## ascon_p_serial_multiround
module ascon_p_serial_multiround     
     #(parameter BW = 64) (
         input clk,
         input rstn,
         input en,                        
         input en_inc,                    
         input [2:0] slice_idx,           
         input [BW-1:0] slice_in,         
         output reg [BW-1:0] slice_out,   
         output done                      
     );
    reg [BW-1:0] state [0:4];
    wire [3:0] round;
    wire [BW*5 - 1:0] next_state_w;
    always @(posedge clk or negedge rstn) begin
        if (!rstn) begin
            state[0] <= 0; state[1] <= 0; state[2] <= 0;
            state[3] <= 0; state[4] <= 0;
        end else if (en) begin
            state[slice_idx] <= slice_in;
        end 
        else if (en_inc && !done) begin
            {state[0], state[1], state[2], state[3], state[4]} <= next_state_w;
        end
    end
    wire [BW-1:0] s_rc0, s_rc1, s_rc2, s_rc3, s_rc4;
    wire [BW-1:0] s_p1_0, s_p1_1, s_p1_2, s_p1_3, s_p1_4;
    wire [BW-1:0] t0, t1, t2, t3, t4;
    wire [BW-1:0] s_p2_0, s_p2_1, s_p2_2, s_p2_3, s_p2_4;
  ...
For scale: roughly 3700 cells after synthesis, about 390 flip-flops, about 140 I/O pins, ~33000 sq um of cells after synthesis.
clock: 3.61 ns
lec_check: 0
cap_margin: 20
core_margin: 2
core_utilization: 71
cts_cluster_diameter: 193
max_routing_layer: met4
slew_margin: 20
run.sh (not shown) runs the stock make flow with config.mk's settings and CLKGATE_MAP_FILE=.
The starting point completed, yet does not pass: setup timing.
==> next run, changes <==
--- a/flow/config.mk
+++ b/flow/config.mk
@@ -8,6 +8,4 @@
 export CAP_MARGIN = 20
 export CORE_MARGIN = 2
-export CORE_UTILIZATION = 71
-export CTS_CLUSTER_DIAMETER = 193
-export MAX_ROUTING_LAYER = met4
+export CORE_UTILIZATION = 68
 export SLEW_MARGIN = 20
==> flow/constraint.sdc (replaced) <==
create_clock -name core_clock -period 3.43 [get_ports {clk}]
set_input_delay 0.6860 -clock core_clock [delete_from_list [all_inputs] [get_ports {clk}]]
set_output_delay 0.6860 -clock core_clock [all_outputs]
set_load 0.01 [all_outputs]
After rerunning: The new run produced a layout that fails on setup timing; hold slack loses 0.012 ns; cell count goes up by 1.2%; fmax goes up by 3.0%.
==> next run, changes <==
--- a/flow/config.mk
+++ b/flow/config.mk
@@ -8,4 +8,5 @@
 export CAP_MARGIN = 20
 export CORE_MARGIN = 2
-export CORE_UTILIZATION = 68
+export CORE_UTILIZATION = 51
+export CTS_CLUSTER_SIZE = 96
 export SLEW_MARGIN = 20
==> flow/constraint.sdc (replaced) <==
create_clock -name core_clock -period 1.97 [get_ports {clk}]
set_input_delay 0.3940 -clock core_clock [delete_from_list [all_inputs] [get_ports {clk}]]
set_output_delay 0.3940 -clock core_clock [all_outputs]
set_load 0.01 [all_outputs]
=> The new run did not get past global routing with GRT-0232. Area after synthesis is unchanged. Synthesized cell count stays the same. Die size climbs by a quarter to a third.
==> next run, changes <==
--- a/flow/config.mk
+++ b/flow/config.mk
@@ -8,5 +8,4 @@
 export CAP_MARGIN = 20
 export CORE_MARGIN = 2
-export CORE_UTILIZATION = 51
-export CTS_CLUSTER_SIZE = 96
+export CORE_UTILIZATION = 71
 export SLEW_MARGIN = 20
==> flow/constraint.sdc (replaced) <==
create_clock -name core_clock -period 4.59 [get_ports {clk}]
set_input_delay 0.9180 -clock core_clock [delete_from_list [all_inputs] [get_ports {clk}]]
set_output_delay 0.9180 -clock core_clock [all_outputs]
set_load 0.01 [all_outputs]
After rerunning:
- With this change the flow passed the timing, DRC and antenna checks
- synthesized area is unchanged
- die size came out lower by 28%
- synthesized cell count is unchanged

---

== maple ==
The RTL this note starts from:
==> flow/design.v <==
`timescale 1ns / 1ps
module rotr
    #(parameter BW = 64)
    (
        input [BW - 1:0] val,     
        input [5:0] n_1,          
        input [5:0] n_2,          
        output [BW - 1:0] out
    );
    assign out = ((val >> n_1) | (val << (BW - n_1))) ^ ((val >> n_2) | (val << (BW - n_2)));
endmodule
`timescale 1ns / 1ps
module round_counter (
    input clk,               
    input load,              
    input inc,               
    output reg [3:0] dout,   
    output reg done          
);
    always @(posedge clk) begin
        if (load) begin
            dout <= 0;        
            done <= 0;
        end
        else if (inc && !done) begin
            dout <= dout + 1;        
            if (dout == 4'd11)       
                done <= 1;
        end
    end
endmodule
`timescale 1ns / 1ps
module ascon_p_serial_multiround     
     #(parameter BW = 64) (
         input clk,
         input rstn,
         input en,                        
         input en_inc,                    
         input [2:0] slice_idx,           
         input [BW-1:0] slice_in,         
         output reg [BW-1:0] slice_out,   
         output done                      
     );
    reg [BW-1:0] state [0:4];
    wire [3:0] round;
    wire [BW*5 - 1:0] next_state_w;
    always @(posedge clk or negedge rstn) begin
        if (!rstn) begin
            state[0] <= 0; state[1] <= 0; state[2] <= 0;
            state[3] <= 0; state[4] <= 0;
        end else if (en) begin
            state[slice_idx] <= slice_in;
        end 
        else if (en_inc && !done) begin
            {state[0], state[1], state[2], state[3], state[4]} <= next_state_w;
        end
    end
    wire [BW-1:0] s_rc0, s_rc1, s_rc2, s_rc3, s_rc4;
    wire [BW-1:0] s_p1_0, s_p1_1, s_p1_2, s_p1_3, s_p1_4;
    wire [BW-1:0] t0, t1, t2, t3, t4;
    wire [BW-1:0] s_p2_0, s_p2_1, s_p2_2, s_p2_3, s_p2_4;
    wire [BW-1:0] s_sub_0, s_sub_1, s_sub_2, s_sub_3, s_sub_4;
    wire [BW-1:0] s_q0, s_q1, s_q2, s_q3, s_q4;
    wire [BW-1:0] s_ld_0, s_ld_1, s_ld_2, s_ld_3, s_ld_4;
    assign s_rc0 = state[0];
    assign s_rc1 = state[1];
    assign s_rc2 = state[2] ^ {{56'd0}, (8'd240 - 8'd15 * round)};  
    assign s_rc3 = state[3];
    assign s_rc4 = state[4];
    assign s_p1_0 = s_rc0 ^ s_rc4;
    assign s_p1_4 = s_rc4 ^ s_rc3;
    assign s_p1_2 = s_rc2 ^ s_rc1;
    assign s_p1_1 = s_rc1;
    assign s_p1_3 = s_rc3;
    assign t0 = (~s_p1_0) & s_p1_1;
    assign t1 = (~s_p1_1) & s_p1_2;
    assign t2 = (~s_p1_2) & s_p1_3;
    assign t3 = (~s_p1_3) & s_p1_4;
    assign t4 = (~s_p1_4) & s_p1_0;
    assign s_p2_0 = s_p1_0 ^ t1;
    assign s_p2_1 = s_p1_1 ^ t2;
    assign s_p2_2 = s_p1_2 ^ t3;
    assign s_p2_3 = s_p1_3 ^ t4;
    assign s_p2_4 = s_p1_4 ^ t0;
    assign s_sub_1 = s_p2_1 ^ s_p2_0;
    assign s_sub_0 = s_p2_0 ^ s_p2_4;
    assign s_sub_3 = s_p2_3 ^ s_p2_2;
    assign s_sub_2 = s_p2_2 ^ {BW{1'b1}};
    assign s_sub_4 = s_p2_4;
    assign s_ld_0 = s_sub_0 ^ s_q0;
    assign s_ld_1 = s_sub_1 ^ s_q1;
    assign s_ld_2 = s_sub_2 ^ s_q2;
    assign s_ld_3 = s_sub_3 ^ s_q3;
    assign s_ld_4 = s_sub_4 ^ s_q4;
    assign next_state_w = {s_ld_0, s_ld_1, s_ld_2, s_ld_3, s_ld_4};
    reg [BW-1:0] tmp_out;
    always @(*) begin
        case (slice_idx)
            3'd0: tmp_out = state[0];
            3'd1: tmp_out = state[1];
            3'd2: tmp_out = state[2];
            3'd3: tmp_out = state[3];
            3'd4: tmp_out = state[4];
            default: tmp_out = 0;
        endcase
    end
    always @(posedge clk or negedge rstn) begin
        if (!rstn)
            slice_out <= 'd0;
        else 
            slice_out <= tmp_out;
    end
    round_counter round_ctr (
        .clk(clk),
        .load(!rstn || en),    
        .inc(en_inc),
        .dout(round),
        .done(done)
    );
    rotr ROT0(.val(s_sub_0), .n_1(19), .n_2(28), .out(s_q0));
    rotr ROT1(.val(s_sub_1), .n_1(61), .n_2(39), .out(s_q1));
    rotr ROT2(.val(s_sub_2), .n_1(1),  .n_2(6),  .out(s_q2));
    rotr ROT3(.val(s_sub_3), .n_1(10), .n_2(17), .out(s_q3));
    rotr ROT4(.val(s_sub_4), .n_1(7),  .n_2(41), .out(s_q4));
endmodule
clock: 3.08 ns
lec_check: 0
cap_margin: 40
core_margin: 2
core_utilization: 70
cts_cluster_diameter: 49
cts_cluster_size: 32
slew_margin: 20
The final report for maple shows a completed flow and a layout that fails verification, specifically setup timing.
Relative to maple, the following input files were edited for indigo:
Settings: a deleted CTS_CLUSTER_DIAMETER that had been 49; an added ABC_AREA of 1; a change of CAP_MARGIN from 40 to 20; a change of CTS_CLUSTER_SIZE from 32 to 61; a change of CORE_UTILIZATION from 70 to 40; a change of the clock period (ns, I/O delays scaled along) from 3.08 to 4.2.
indigo finished every step from synthesis to the final layout, and the layout passed the timing, DRC and antenna checks.
maple has a higher post-synthesis area per instance than indigo.
indigo gives more fmax than maple did.
When indigo is set beside maple, its post-synthesis share of cell area spent on and, or, nand and nor gates turns out to be 25 points larger.
indigo ends up with lower core utilization than maple does.
Clock distribution area overhead in the final layout in indigo is 0.39 points below maple.
Sort indigo and maple by slack of the critical path desc -> top: indigo
In the flow results for indigo and maple, the global-route wire length before repair is smaller on maple.

---

## run 1
RTL: the design.v shown in full above, as it stands there.
make LEC_CHECK=0 CAP_MARGIN=20 CELL_PAD_IN_SITES_DETAIL_PLACEMENT=1 CELL_PAD_IN_SITES_GLOBAL_PLACEMENT=3 CORE_MARGIN=6 CORE_UTILIZATION=44 CTS_CLUSTER_DIAMETER=126 GPL_ROUTABILITY_DRIVEN=0 GPL_TIMING_DRIVEN=1 MAX_ROUTING_LAYER=met4 SLEW_MARGIN=20 finish   # period 6.37 ns
Run 1 ran to completion and came out clean on the timing, DRC and antenna checks.
For run 2, these inputs were changed with respect to run 1:
Settings: clearing GPL_TIMING_DRIVEN, which used to be 1; clearing GPL_ROUTABILITY_DRIVEN, which used to be 0; swapping 6 for 2 in CORE_MARGIN; clearing MAX_ROUTING_LAYER, which used to be met4; clearing CELL_PAD_IN_SITES_DETAIL_PLACEMENT, which used to be 1; clearing CELL_PAD_IN_SITES_GLOBAL_PLACEMENT, which used to be 3; swapping 126 for 49 in CTS_CLUSTER_DIAMETER; swapping 44 for 66 in CORE_UTILIZATION; swapping 6.37 for 3.08 in the clock period (ns, I/O delays scaled along).
Findings:
- Run 1 and run 2: one clean run, run 1; the rest did not finish clean.
- Final HPWL from detailed placement: run 2 better than run 1
- Comparing run 1 against run 2, there is no change at all in fraction of the mapped netlist area in adder cells.
- Per the comparison of run 2 with run 1, wire length lower; met2 wire length lower.
- In run 2, the number of clock buffers in the layout came out 5.6% above the value in run 1.
- Comparing run 1 and run 2, the higher global-route total usage across every layer was measured on run 2.
- Compared with run 1, number of nets in the final layout in run 2 increased by a little under 10%.
- Post-route worst setup slack in run 2 is 2.37 ns lower than in run 1
The following lists how run 3 was set up differently from run 2:
Settings: HOLD_SLACK_MARGIN now -0.08, previously not set; CTS_CLUSTER_SIZE now 39, previously not set; CTS_CLUSTER_DIAMETER no longer set, was 49; CORE_UTILIZATION now 71, was 66; the clock period (ns, I/O delays scaled along) now 3.82, was 3.08.
[summary]
Run 3 ran in full, but the layout does not pass; the checks complain about negative setup slack.
Kind of path behind the tightest hold check = in2async: run 3; kind of path behind the tightest hold check = in2reg: run 2
Comparing run 2 and run 3, the lower count of clock-buffer cells in the layout is on run 3.
Delta (run 3 minus run 2): layout overhead on the synthesized area shows a reduction of 7.7 points.
--- input diff run 3..run 4 ---
Settings: an added TNS_END_PERCENT of 5; a deleted CTS_CLUSTER_SIZE that had been 39; a change of CORE_UTILIZATION from 71 to 72; a deleted HOLD_SLACK_MARGIN that had been -0.08; a change of the clock period (ns, I/O delays scaled along) from 3.82 to 3.49.
When run 4 is set beside run 3, its wire length turns out to be 2.5% larger.
Run 4: flow complete, layout not clean; failing: max-capacitance violations, max-slew violations, negative setup slack
Total number of vias grows slightly when moving from run 3 to run 4.
Final critical path time including I/O delays and setup came out higher on run 4 than on run 3.
Run comparison: run 3 slowest stage cell on the critical path sky130_fd_sc_hd__fa_1; run 4 slowest stage cell on the critical path sky130_fd_sc_hd__fa_2
From run 3 to run 4, chip area line of the yosys report did not move at all.
Placed instance area delta for run 4 relative to run 3: about 1.5% higher
The inputs of run 5 differ from those of run 4 as listed below.
Settings: removing TNS_END_PERCENT (formerly 5); changing CORE_UTILIZATION from 72 to 40; changing the clock period (ns, I/O delays scaled along) from 3.49 to 4.2.
==> comparison <==
Run 5: flow completed, timing, DRC and antenna clean
In run 5, count of plain and timing-repair buffers is lower than in run 4.
Delta (run 5 minus run 4): pin count of the biggest net entering global routing dropped 1, buffer levels on the longest clock path flat.
Area growth from synthesis to layout was lower in the run labelled run 5.
sky130_fd_sc_hd__fa_1 as the standard cell with the maximum stage delay on the critical path was reported by run 5, and sky130_fd_sc_hd__fa_2 by run 4.
Compared with run 4, run 5 shows a lower met1 global-route usage.
The inputs of run 6 differ from those of run 5 as listed below.
Settings: an added CTS_CLUSTER_SIZE of 61; an added ABC_AREA of 0; a change of SLEW_MARGIN from 20 to 15; an added MAX_ROUTING_LAYER of met4; an added PLACE_DENSITY_LB_ADDON of 0.23; an added CELL_PAD_IN_SITES_DETAIL_PLACEMENT of 2; a change of CORE_UTILIZATION from 40 to 68.
==> results <==
Run 6 never completed; the flow aborted with a tool error in 3_5_place_dp. Run 5 finished end to end and its layout was clean on timing, DRC and antenna. Final estimated routing congestion in global placement is higher on run 6. Synthesized cell count: run 6 vs run 5 identical. Reported for run 5 and run 6, XOR/XNOR share of the synthesized area turned out identical to the last digit. Die extent in y, run 5 and run 6: lower on run 6.
